## hopselection
module hopselection(
clk_6M, rstz, p_033us,
regi_isMaster,
ps_pagerespTO,
fk_page,
scancase,
m_half_tslot_p,
connsnewslave, connsnewmaster,
txbit_period, rxbit_period,
fkset_p,   
psackfhs, pagetxfhs, pagetmp, pagerxackfhs ,
corre_threshold,
psrxfhs_succ_p,
psrxfhs,
pstxid,
m_tslot_p, ms_tslot_p,
ps_N_incr_p,
pageAB_2Npage_count, 
Atrain,
regi_interlace_offset, regi_page_k_nudge,
regi_AFH_mode,
regi_AFH_N, regi_AFH_channel_map,
ps, gips, is, giis, page, inquiry, mpr, spr, ir, conns,
prs_clock_frozen, prm_clock_frozen,
CLK, CLKE, CLKN, BD_ADDR,
counter_isFHS,
fk,
fk_chg_p, fk_chg_p_ff,
fk_pstxid
);
For scale: ~170 flip-flops, roughly 270 I/O pins.
Settings: LEC_CHECK=0, CAP_MARGIN=40, CELL_PAD_IN_SITES_GLOBAL_PLACEMENT=0, CORE_ASPECT_RATIO=0.5, CORE_MARGIN=9, CORE_UTILIZATION=59, CTS_CLUSTER_DIAMETER=270, CTS_CLUSTER_SIZE=45, PLACE_DENSITY_LB_ADDON=0.3, SETUP_SLACK_MARGIN=-1.01, SLEW_MARGIN=20, TNS_END_PERCENT=15; clock period 25.0 ns.
run.sh (not shown) runs the stock make flow with config.mk's settings and CLKGATE_MAP_FILE=.
Change:
CAP_MARGIN = 20   (was 40)
CELL_PAD_IN_SITES_GLOBAL_PLACEMENT = 3   (was 0)
CORE_UTILIZATION = 40   (was 59)
The changed run completed without violations.
Final cell count went up by a little under a tenth.
Hold slack got worse by 11 ps.
Total power went down slightly.
Change:
CELL_PAD_IN_SITES_GLOBAL_PLACEMENT = not set   (was 3)
CORE_ASPECT_RATIO = not set   (was 0.5)
CORE_MARGIN = 7   (was 9)
CORE_UTILIZATION = 68   (was 40)
CTS_CLUSTER_DIAMETER = 328   (was 270)
CTS_CLUSTER_SIZE = 100   (was 45)
PLACE_DENSITY_LB_ADDON = not set   (was 0.3)
SETUP_SLACK_MARGIN = -1.16   (was -1.01)
TNS_END_PERCENT = not set   (was 15)
Maximum frequency goes up slightly.
Hold slack improves by 16 ps.
Global-route usage goes up by 12 points.
Clock power goes up by a few percent.
Total power goes up slightly.
Design area goes down slightly.
Worst setup slack improves by 160 ps.
Non-clock buffer count goes down by 5.
Via count goes up by a few percent.
Register-to-register slack degrades by 150 ps.
Synthesized cell count does not change.
Change:
CORE_ASPECT_RATIO = 0.5   (was not set)
CORE_MARGIN = 2   (was 7)
CORE_UTILIZATION = 40   (was 68)
CTS_CLUSTER_DIAMETER = 270   (was 328)
CTS_CLUSTER_SIZE = 45   (was 100)
PLACE_DENSITY = 0.6   (was not set)
SETUP_SLACK_MARGIN = -1.01   (was -1.16)
TNS_END_PERCENT = 15   (was not set)
The new run ran to the end with no violations.
Worst setup slack gains 120 ps.
Hold slack got worse by 13 ps.
Non-clock buffer count climbs by 5.
Total power is about the same.
Change:
ABC_AREA = 1   (was not set)
CAP_MARGIN = 25   (was 20)
CORE_ASPECT_RATIO = not set   (was 0.5)
CORE_UTILIZATION = 18   (was 40)
CTS_CLUSTER_DIAMETER = not set   (was 270)
CTS_CLUSTER_SIZE = not set   (was 45)
GPL_ROUTABILITY_DRIVEN = 1   (was not set)
HOLD_SLACK_MARGIN = 0.19   (was not set)
SETUP_SLACK_MARGIN = not set   (was -1.01)
SLEW_MARGIN = 25   (was 20)
TNS_END_PERCENT = 100   (was 15)
Outcome:
- first-iteration DRC count rises by 21%
- global-route usage falls by 9.4 points
- wire length rises by 18%
- setup slack is better by 1400 ps
- power falls by 1.5%
- cell area rises by about 2.7%
- die size rises by 120%
- register-to-register slack is worse by 610 ps
- sequential share of layout area falls by 0.54 points
Change:
ABC_AREA = not set   (was 1)
CAP_MARGIN = 20   (was 25)
CORE_ASPECT_RATIO = 0.5   (was not set)
CORE_MARGIN = 7   (was 2)
CORE_UTILIZATION = 45   (was 18)
CTS_CLUSTER_DIAMETER = 328   (was not set)
CTS_CLUSTER_SIZE = 100   (was not set)
GPL_ROUTABILITY_DRIVEN = not set   (was 1)
HOLD_SLACK_MARGIN = not set   (was 0.19)
PLACE_DENSITY = not set   (was 0.6)
PLACE_DENSITY_LB_ADDON = 0.3   (was not set)
SLEW_MARGIN = 20   (was 25)
TNS_END_PERCENT = 20   (was 100)
What happened: The changed run passed the timing, DRC and antenna checks; synthesized cell count went down by about a fifth; sequential power is about the same; fmax went down by a little under a tenth; sequential cell count does not change; wire length went down by about a fifth.

* * *

hopselection again, from the RTL that the note above started with.
Design hopselection, start of the top module:
module hopselection(
clk_6M, rstz, p_033us,
regi_isMaster,
ps_pagerespTO,
fk_page,
scancase,
m_half_tslot_p,
connsnewslave, connsnewmaster,
txbit_period, rxbit_period,
fkset_p,   
psackfhs, pagetxfhs, pagetmp, pagerxackfhs ,
corre_threshold,
psrxfhs_succ_p,
psrxfhs,
pstxid,
m_tslot_p, ms_tslot_p,
ps_N_incr_p,
pageAB_2Npage_count, 
Atrain,
regi_interlace_offset, regi_page_k_nudge,
regi_AFH_mode,
regi_AFH_N, regi_AFH_channel_map,
ps, gips, is, giis, page, inquiry, mpr, spr, ir, conns,
prs_clock_frozen, prm_clock_frozen,
CLK, CLKE, CLKN, BD_ADDR,
counter_isFHS,
fk,
fk_chg_p, fk_chg_p_ff,
fk_pstxid
);
clock: 39.2 ns
lec_check: 0
cap_margin: 20
cell_pad_in_sites_detail_placement: 0
core_margin: 6
core_utilization: 28
gpl_routability_driven: 1
max_routing_layer: met5
place_density_lb_addon: 0.12
slew_margin: 20
Then changed:
CELL_PAD_IN_SITES_DETAIL_PLACEMENT = not set   (was 0)
CORE_MARGIN = 7   (was 6)
CORE_UTILIZATION = 45   (was 28)
CTS_CLUSTER_DIAMETER = 328   (was not set)
CTS_CLUSTER_SIZE = 100   (was not set)
GPL_ROUTABILITY_DRIVEN = not set   (was 1)
MAX_ROUTING_LAYER = not set   (was met5)
PLACE_DENSITY = 0.35   (was not set)
PLACE_DENSITY_LB_ADDON = not set   (was 0.12)
clock period = 25.0 ns   (was 39.2 ns; I/O delays follow)
Result:
- The changed run completed without violations
- setup slack got worse by 8.2 ns
- synthesized cell count stays the same
- final cell count fell by 11%
- die size fell by 35%
Then changed:
CORE_MARGIN = 2   (was 7)
CORE_UTILIZATION = 18   (was 45)
CTS_CLUSTER_DIAMETER = not set   (was 328)
CTS_CLUSTER_SIZE = not set   (was 100)
GPL_ROUTABILITY_DRIVEN = 0   (was not set)
PLACE_DENSITY = 0.6   (was 0.35)
TNS_END_PERCENT = 55   (was not set)
The changed run ran to the end with no violations.
Sequential share of layout area goes down by 0.90 points.
Die area goes up by 120%.
Wire length goes up by 3.0%.
Non-clock buffer count goes up by 1.
Register-to-register slack gains 0.07 ns.
Final area goes up by 4.7%.
Combinational power barely changes.
Total power goes up by 2.6%.
Setup slack loses 0.76 ns.
Worst hold slack barely changes.
Then changed:
ABC_AREA = 0   (was not set)
CORE_UTILIZATION = 70   (was 18)
GPL_ROUTABILITY_DRIVEN = 1   (was 0)
MAX_ROUTING_LAYER = met4   (was not set)
SLEW_MARGIN = 25   (was 20)
TNS_END_PERCENT = 100   (was 55)
The new run finished clean.
Worst hold slack gets better by 0.021 ns.
Clock power went down by about 6%.
Via count grows by 7.1%.
Final cell count came out lower by 27%.
Setup slack is better by 0.36 ns.
Clock skew went up by 0.0047 ns.
Clock-buffer cell count does not change.
Final area went down by 5.6%.
Sequential share of layout area increases by 1.2 points.
Global-route usage went up by 28 points.
Area after synthesis stays the same.

* * *

hopselection again, from the RTL that the note above started with.
Settings: LEC_CHECK=0, ABC_AREA=1, CAP_MARGIN=20, CORE_MARGIN=2, CORE_UTILIZATION=72, CTS_CLUSTER_DIAMETER=260, CTS_CLUSTER_SIZE=98, PLACE_DENSITY=0.42, SLEW_MARGIN=20; clock period 14.6 ns.
The first run aborted during 5_1_grt, error GRT-0116.
Next try:
- ABC_AREA: 1 -> not set
- CORE_UTILIZATION: 72 -> 58
- CTS_CLUSTER_DIAMETER: 260 -> not set
- CTS_CLUSTER_SIZE: 98 -> not set
- PLACE_DENSITY: 0.42 -> not set
- clock period: 14.6 -> 12.8 ns (I/O delays scaled with it)
With this change the flow completed, yet does not pass: setup timing.
Die size came out higher by 26%.
Synthesized area rises by 1.9%.
Synthesized cell count decreases by 22%.
Next try:
- ABC_AREA: not set -> 1
- CORE_UTILIZATION: 58 -> 62
- CTS_CLUSTER_SIZE: not set -> 98
- PLACE_DENSITY: not set -> 0.6
- clock period: 12.8 -> 30.4 ns (I/O delays scaled with it)
After rerunning:
- The changed run finished with timing, DRC and antenna clean
- synthesized area goes down by 1.8%
- combinational power goes down by 73%
- routed wire length goes down by 14%
Next try:
- ABC_AREA: 1 -> not set
- CORE_UTILIZATION: 62 -> 69
- CTS_CLUSTER_SIZE: 98 -> 14
- PLACE_DENSITY: 0.6 -> not set
- clock period: 30.4 -> 13.9 ns (I/O delays scaled with it)
Outcome: Now the flow did not get past 5_1_grt (GRT-0232); die size falls by 8.3%; synthesized area rises by 1.9%; synthesized cell count falls by 22%.

* * *

## job 9123
hopselection again, from the RTL that the note above started with.
clock: 17.0 ns
lec_check: 0
abc_area: 1
cap_margin: 35
cell_pad_in_sites_global_placement: 3
core_aspect_ratio: 0.84
core_margin: 9
core_utilization: 28
cts_cluster_diameter: 226
cts_cluster_size: 93
gpl_routability_driven: 0
gpl_timing_driven: 1
max_routing_layer: met4
place_density_lb_addon: 0.18
slew_margin: 20
tns_end_percent: 65
Relative to job 9123, the following input files were edited for job 1563:
- CAP_MARGIN now 20, was 35
- CORE_MARGIN now 2, was 9
- CELL_PAD_IN_SITES_GLOBAL_PLACEMENT no longer set, was 3
- PLACE_DENSITY_LB_ADDON no longer set, was 0.18
- CORE_UTILIZATION now 72, was 28
- CTS_CLUSTER_SIZE no longer set, was 93
- TNS_END_PERCENT no longer set, was 65
- HOLD_SLACK_MARGIN now 0.28, previously not set
- CORE_ASPECT_RATIO no longer set, was 0.84
- SETUP_SLACK_MARGIN now 3.75, previously not set
- GPL_TIMING_DRIVEN no longer set, was 1
- GPL_ROUTABILITY_DRIVEN no longer set, was 0
- MAX_ROUTING_LAYER no longer set, was met4
- the clock period (ns, I/O delays scaled along) now 12.8, was 17.0
## What came out
- Overall die area went down by more than half going from job 9123 to job 1563.
- Job 1563 vs. job 9123: die width lower, placed cell area higher, count of input and output buffers roughly the same.
- Job 1563: it failed during 4_1_cts, and the tool reported DPL-0038.
Setup changes, job 1563 to job 9581
- removing HOLD_SLACK_MARGIN (formerly 0.28)
- setting PLACE_DENSITY to 0.6 for the first time
- changing CORE_UTILIZATION from 72 to 43
- removing CTS_CLUSTER_DIAMETER (formerly 226)
- removing ABC_AREA (formerly 1)
- removing SETUP_SLACK_MARGIN (formerly 3.75)
- changing the clock period (ns, I/O delays scaled along) from 12.8 to 23.1
--- outcome ---
Height of the die was lower in job 1563 than in job 9581.
Number of nets at floorplan (lower): job 9581
Job 9581 vs. job 1563: minimum setup slack after placement increased by 4.03 ns relative to the old numbers, area after detailed placement decreased by about 8% relative to the old numbers, area figure in the yosys stat output increased by 320 µm² relative to the old numbers, floorplan-stage core utilization decreased by 30 points relative to the old numbers.
[diff] total die area, job 9581 relative to job 1563: regression
The dominant non-sequential cell family after synthesis comes out AND-OR/OR-AND gates in one run and simple AND/OR/NAND/NOR gates in the other, namely in job 9581 and job 1563 respectively.
Job 9581 ran to completion and came out clean on the timing, DRC and antenna checks.
What job 3244 does differently from job 9581 at the input level:
- putting ABC_AREA at 1 where nothing was set
- swapping 43 for 72 in CORE_UTILIZATION
- putting CTS_CLUSTER_SIZE at 99 where nothing was set
- putting CTS_CLUSTER_DIAMETER at 142 where nothing was set
- swapping 23.1 for 21.1 in the clock period (ns, I/O delays scaled along)
- Measured against job 3244, the post-route non-filler standard cell count of job 9581 comes out at 0.882 times the reference value.
- Job 3244: finished layout cell area is 610 µm² lower than what job 9581 reported.
- Compared with job 9581, job 3244 shows a lower die span in y.
Power figures rest on the tool's default switching activity, not on a simulated workload.
